==> inputs of pepper <==
==> flow/design.v <==
`timescale 1ns / 1ps
module WcaCicInterp
(
	input wire clock,
	input wire reset,
	input wire enable,
	input wire strobe_cic,
	input wire strobe_if,
	input wire [3:0] log2_rate,
	input  wire [15:0] data_in,
	output wire [15:0] data_out
);
reg [24+15:0] comb1;
reg [24+15:0] comb2;
reg [24+15:0] comb3;
reg [24+15:0] pipe1;
reg [24+15:0] pipe2;
reg [24+15:0] pipe3;
reg [24+15:0] integ1;  
reg [24+15:0] integ2;
reg [24+ 15:0] integ3;
always @(posedge clock)
	if(reset | ~enable)
		begin
			pipe1 <= 0;
			pipe2 <= 0;
			pipe3 <= 0;
			comb1 <= 0;
			comb2 <= 0;
			comb3 <= 0;	
		end
	else if (strobe_cic)
		begin
			comb1 <= data_in;
			pipe1 <= data_in - comb1;
			comb2 <= pipe1;
			pipe2 <= pipe1 - comb2;
			comb3 <= pipe2;
			pipe3 <= pipe2 - comb3;
		end
reg [15:0] data_store;
always @(posedge clock)
	if(reset | ~enable)
		begin
			integ1 <= 0;
			integ2 <= 0;
			integ3 <= 0;
		end
	else if (strobe_if)
		begin
			integ1 <= integ1 + pipe3; 
			integ2 <= integ2 + integ1; 
			integ3 <= integ3 + integ2; 
			case(log2_rate)
				4'h1:  data_store <= integ3[18:3];
				4'h2:  data_store <= integ3[21:6];
				4'h3:  data_store <= integ3[24:9];
				4'h4:  data_store <= integ3[27:12];
				4'h5:  data_store <= integ3[30:15];
				4'h6:  data_store <= integ3[33:18];
				4'h7:  data_store <= integ3[36:21];
				4'h8:  data_store <= integ3[39:24];
				default: data_store <= integ3[15:0];
			endcase
		end
assign data_out = data_store;
endmodule
`timescale 1 ns/100 ps
module WcaCordic12 (reset,ngreset,clock, strobeData, X0, Y0, A0, XN, YN, AN);
  parameter BIT_WIDTH   = 12;
  parameter ITERATIONS  = 12;
  parameter MODE        = 0;  
  input clock, reset, ngreset,strobeData;
  input signed  [BIT_WIDTH-1:0] X0, Y0, A0;
  output signed [BIT_WIDTH-1:0] XN, YN, AN;
  wire signed [BIT_WIDTH-1:0] x_w [ITERATIONS-1:1];
  wire signed [BIT_WIDTH-1:0] y_w [ITERATIONS-1:1];
  wire signed [BIT_WIDTH-1:0] a_w [ITERATIONS-1:1];
    localparam [143:0] arctanLUT = { 12'h0, 12'h1, 12'h1, 12'h3, 12'h5, 12'ha, 12'h14, 12'h29, 12'h51, 12'ha0, 12'h12e,  12'h200  };
    CordicCalc #(0,MODE,BIT_WIDTH) pcc_0(.reset(reset), .ngreset(ngreset), .clock(clock), .strobeData( strobeData),
               .X0(X0), .Y0(Y0), .A0(A0), .aRom(arctanLUT[BIT_WIDTH-1:0]),
               .XN(x_w[1]), .YN(y_w[1]), .AN(a_w[1])  );
    genvar i;
    generate for(i=1; i<ITERATIONS-1; i=i+1) begin: pcc_1
      CordicCalc #(i,MODE,BIT_WIDTH) pcc_1(.reset(reset), .ngreset(ngreset), .clock(clock), .strobeData( strobeData),
               .X0(x_w[i]), .Y0(y_w[i]), .A0(a_w[i]), .aRom(arctanLUT[(i+1)*BIT_WIDTH-1:i*BIT_WIDTH]),
               .XN(x_w[i+1]), .YN(y_w[i+1]), .AN(a_w[i+1])  );
    end
	endgenerate 
    CordicCalc #(ITERATIONS-1,MODE,BIT_WIDTH) pcc_2(.reset(reset),.ngreset(ngreset),.clock(clock), .strobeData( strobeData),
               .X0(x_w[ITERATIONS-1]), .Y0(y_w[ITERATIONS-1]), .A0(a_w[ITERATIONS-1]), 
               .aRom(arctanLUT[ITERATIONS*BIT_WIDTH-1:(ITERATIONS-1)*BIT_WIDTH]),
               .XN(XN), .YN(YN), .AN(AN)  );
endmodule
module CordicCalc(reset,ngreset,clock, strobeData, X0, Y0, A0, XN, YN, AN, aRom);
  parameter RSHIFT = 0;
  parameter MODE = 0;    
  parameter BIT_WIDTH = 12;
  input reset, ngreset, clock, strobeData;
  input  signed [BIT_WIDTH-1:0] X0, Y0, A0;
  input  signed [BIT_WIDTH-1:0] aRom;
  output signed [BIT_WIDTH-1:0] XN, YN, AN;
  wire d;
  reg signed [BIT_WIDTH-1:0] XN, YN, AN;
  assign d = (MODE==0)? A0[BIT_WIDTH-1] : ~Y0[BIT_WIDTH-1];  
  always @ (posedge clock) begin
      if(reset) begin
        AN <=  0;
        XN <=  0;
        YN <=  0;
      end
      else
        if (d & strobeData)    begin 
          AN <=  A0 + aRom; 
          XN <=  X0 + (Y0>>>RSHIFT);
          YN <=  Y0 - (X0>>>RSHIFT);
        end
        else if (strobeData)      begin 
          AN <=  A0 - aRom; 
          XN <=  X0 - (Y0>>>RSHIFT);
          YN <=  Y0 + (X0>>>RSHIFT);
        end       
  end   
endmodule
module WcaUpConverter
(
	input              	clock,
	input              	reset,
	input              	enable,
	input  	wire [7:0]  	cfg,				 
	input  	wire       		strobe_cic,   	 
	input  	wire [31:0] 	phase_cordic, 	 
	input		wire [3:0]  	log2_rate,
	input	  wire			strobe_if,
	input   wire	[31:0] iq_bb_in,
	output  reg		[23:0] iq_if_out
  );
  parameter MODE  =  4'hB; 		 
	wire  aclr = cfg[1];  
	wire [15:0] ihb_in = iq_bb_in[15:0];
	wire [15:0] qhb_in = iq_bb_in[31:16];
	wire [11:0] icor_in;
	wire [11:0] qcor_in;
	wire [23:0] cor_out;
	wire [15:0] icic_in;
	wire [15:0] qcic_in;
	wire hb_strobe_out;
	wire cic_strobe_out;
assign icic_in 		= ihb_in; 
assign qcic_in 		= qhb_in;
generate if( MODE & 3'h2)
  begin
  	wire [15:0] icic_out;
   wire [15:0] qcic_out;
   reg [15:0] icic_latch;
	reg [15:0] qcic_latch;
	WcaCicInterp cic_i (
	 .clock(clock), 
    .reset(reset | aclr), 
    .enable(enable), 
    .strobe_cic(strobe_cic), 
    .strobe_if(strobe_if), 
    .log2_rate(log2_rate), 
    .data_in(icic_in), 
    .data_out(icic_out)
    );
	WcaCicInterp cic_q (
    .clock(clock), 
    .reset(reset | aclr), 
    .enable(enable), 
    .strobe_cic(strobe_cic), 
    .strobe_if(strobe_if), 
    .log2_rate(log2_rate), 
    .data_in(qcic_in), 
    .data_out(qcic_out)
    );
	always @(posedge clock)
	begin
		if( strobe_if)
		 begin
			icic_latch<= icic_out;
			qcic_latch<= qcic_out;
		 end
	end	 
	wire bypassCic    	=  MODE[3] & cfg[3];
   assign icor_in 		= (bypassCic) ? icic_in[15:4] : icic_latch[15:4];
	assign qcor_in 		= (bypassCic) ? qcic_in[15:4] : qcic_latch[15:4] ;
	end
else 
 begin 
    assign icor_in 			= icic_in[15:4] ;
    assign qcor_in 			= qcic_in[15:4] ;
  end   
endgenerate
generate if( MODE & 3'h1)
  begin
  wire [11:0] icordicout_internal;
  wire [11:0] qcordicout_internal;
    reg [11:0] X0;
    reg [11:0] Y0;
    reg [11:0] A0;
    always @(posedge clock) 
     case({strobe_if, phase_cordic[31:30]})
       3'b101 :   
        begin            
            X0 <= -qcor_in;
            Y0 <= icor_in;
            A0 <= phase_cordic[31:20] - 12'h400;                    
        end
       3'b110 :  
        begin
            X0 <= qcor_in;
            Y0 <= -icor_in;
            A0 <= phase_cordic[31:20] + 12'h400;                    
        end
       3'b100:  
			begin
            X0 <= icor_in;
            Y0 <= qcor_in;
            A0 <= phase_cordic [31:20];
        end
       3'b111:  
			begin
            X0 <= icor_in;
            Y0 <= qcor_in;
            A0 <= phase_cordic [31:20];
        end
    endcase
    WcaCordic12  #(12,12,0) cordic
    ( 
       .ngreset(1'b1), .clock(clock),.reset(reset | aclr), .strobeData(strobe_if),
       .X0(X0), .Y0(Y0),.A0(A0),
       .XN(icordicout_internal), .YN(qcordicout_internal), .AN() 
    );	 
	wire bypassCordic    = MODE[3] & cfg[2];
	assign cor_out = (bypassCordic) ? {qcor_in, icor_in} : {qcordicout_internal, icordicout_internal};
  end
else  
  begin
    assign cor_out = {qcor_in, icor_in};
  end
endgenerate 
	always @(posedge clock)
	begin
		if( strobe_if)	iq_if_out <= cor_out;
	end
endmodule  
==> flow/run.sh <==
#!/bin/bash
# the make line also repeats each setting of config.mk as NAME=value (left out here)
make -C /OpenROAD-flow-scripts/flow DESIGN_CONFIG=/design/flow/config.mk WORK_HOME=/design/flow/orfs CLKGATE_MAP_FILE= finish
==> flow/config.mk <==
export PLATFORM = sky130hd
export DESIGN_NAME = WcaUpConverter
export DESIGN_NICKNAME = WcaUpConverter
export VERILOG_FILES = /design/flow/design.v
export SDC_FILE = /design/flow/constraint.sdc
export NUM_CORES = 4
export LEC_CHECK = 0
export CAP_MARGIN = 0
export CORE_MARGIN = 2
export CORE_UTILIZATION = 72
export PLACE_DENSITY = 0.64
export SETUP_SLACK_MARGIN = -0.22
export SLEW_MARGIN = 20
export TNS_END_PERCENT = 10
==> flow/constraint.sdc <==
create_clock -name core_clock -period 2.95 [get_ports {clock}]
set_input_delay 0.5900 -clock core_clock [delete_from_list [all_inputs] [get_ports {clock}]]
set_output_delay 0.5900 -clock core_clock [all_outputs]
set_load 0.01 [all_outputs]
==> inputs of harbor, as changes to pepper <==
ABC_AREA = 1   (was unset)
CAP_MARGIN = 20   (was 0)
CTS_CLUSTER_DIAMETER = 387   (was unset)
PLACE_DENSITY = unset   (was 0.64)
SETUP_SLACK_MARGIN = 0.57   (was -0.22)
TNS_END_PERCENT = unset   (was 10)
==> flow/constraint.sdc (replaced) <==
create_clock -name core_clock -period 3.8 [get_ports {clock}]
set_input_delay 0.7600 -clock core_clock [delete_from_list [all_inputs] [get_ports {clock}]]
set_output_delay 0.7600 -clock core_clock [all_outputs]
set_load 0.01 [all_outputs]
==> inputs of delta, as changes to pepper <==
ABC_AREA = 1   (was unset)
CAP_MARGIN = 20   (was 0)
CELL_PAD_IN_SITES_DETAIL_PLACEMENT = 1   (was unset)
CELL_PAD_IN_SITES_GLOBAL_PLACEMENT = 2   (was unset)
CORE_UTILIZATION = 58   (was 72)
CTS_CLUSTER_SIZE = 25   (was unset)
GPL_ROUTABILITY_DRIVEN = 1   (was unset)
GPL_TIMING_DRIVEN = 1   (was unset)
HOLD_SLACK_MARGIN = -0.07   (was unset)
MIN_ROUTING_LAYER = met2   (was unset)
PLACE_DENSITY = unset   (was 0.64)
SETUP_SLACK_MARGIN = -0.1   (was -0.22)
TNS_END_PERCENT = unset   (was 10)
==> flow/constraint.sdc (replaced) <==
create_clock -name core_clock -period 7.88 [get_ports {clock}]
set_input_delay 1.5760 -clock core_clock [delete_from_list [all_inputs] [get_ports {clock}]]
set_output_delay 1.5760 -clock core_clock [all_outputs]
set_load 0.01 [all_outputs]
==> impl_metrics.tcl <==
# implementation run metrics
set metrics [dict create \
    status "complete, but fails checks" \
    violations "setup timing" \
    setup_ws_ps -721.2 \
    setup_viol_count_final 202 \
]
[end of results for pepper]
==> impl_metrics.tcl <==
# metrics dict for downstream scripts
set metrics [dict create \
    synthDistinctLibCells 51 \
    status "aborted with a tool error" \
    stop_error "[ERROR GPL-0301] Utilization 120.612 % exceeds 100%." \
    postSynthAreaPerCell_sq_um 6.227 \
    xor_share_pct 4.955 \
    top_area_share_pct 22.34 \
    haltStage "3_1_place_gp_skip_io" \
    synth_area_sq_um 88550 \
]
[end of results for delta]
==> impl_metrics.tcl <==
# implementation run metrics
set metrics [dict create \
    setup_ws_ps 793.3 \
    crit_type "reg2reg" \
    status "finished clean" \
    topCellsByArea "dfxtp_1 22%, nand2_1 16%, ha_1 11%, inv_1 10%, nor2_1 7.3%" \
    setup_viol_count_final 0 \
]
[end of results for harbor]
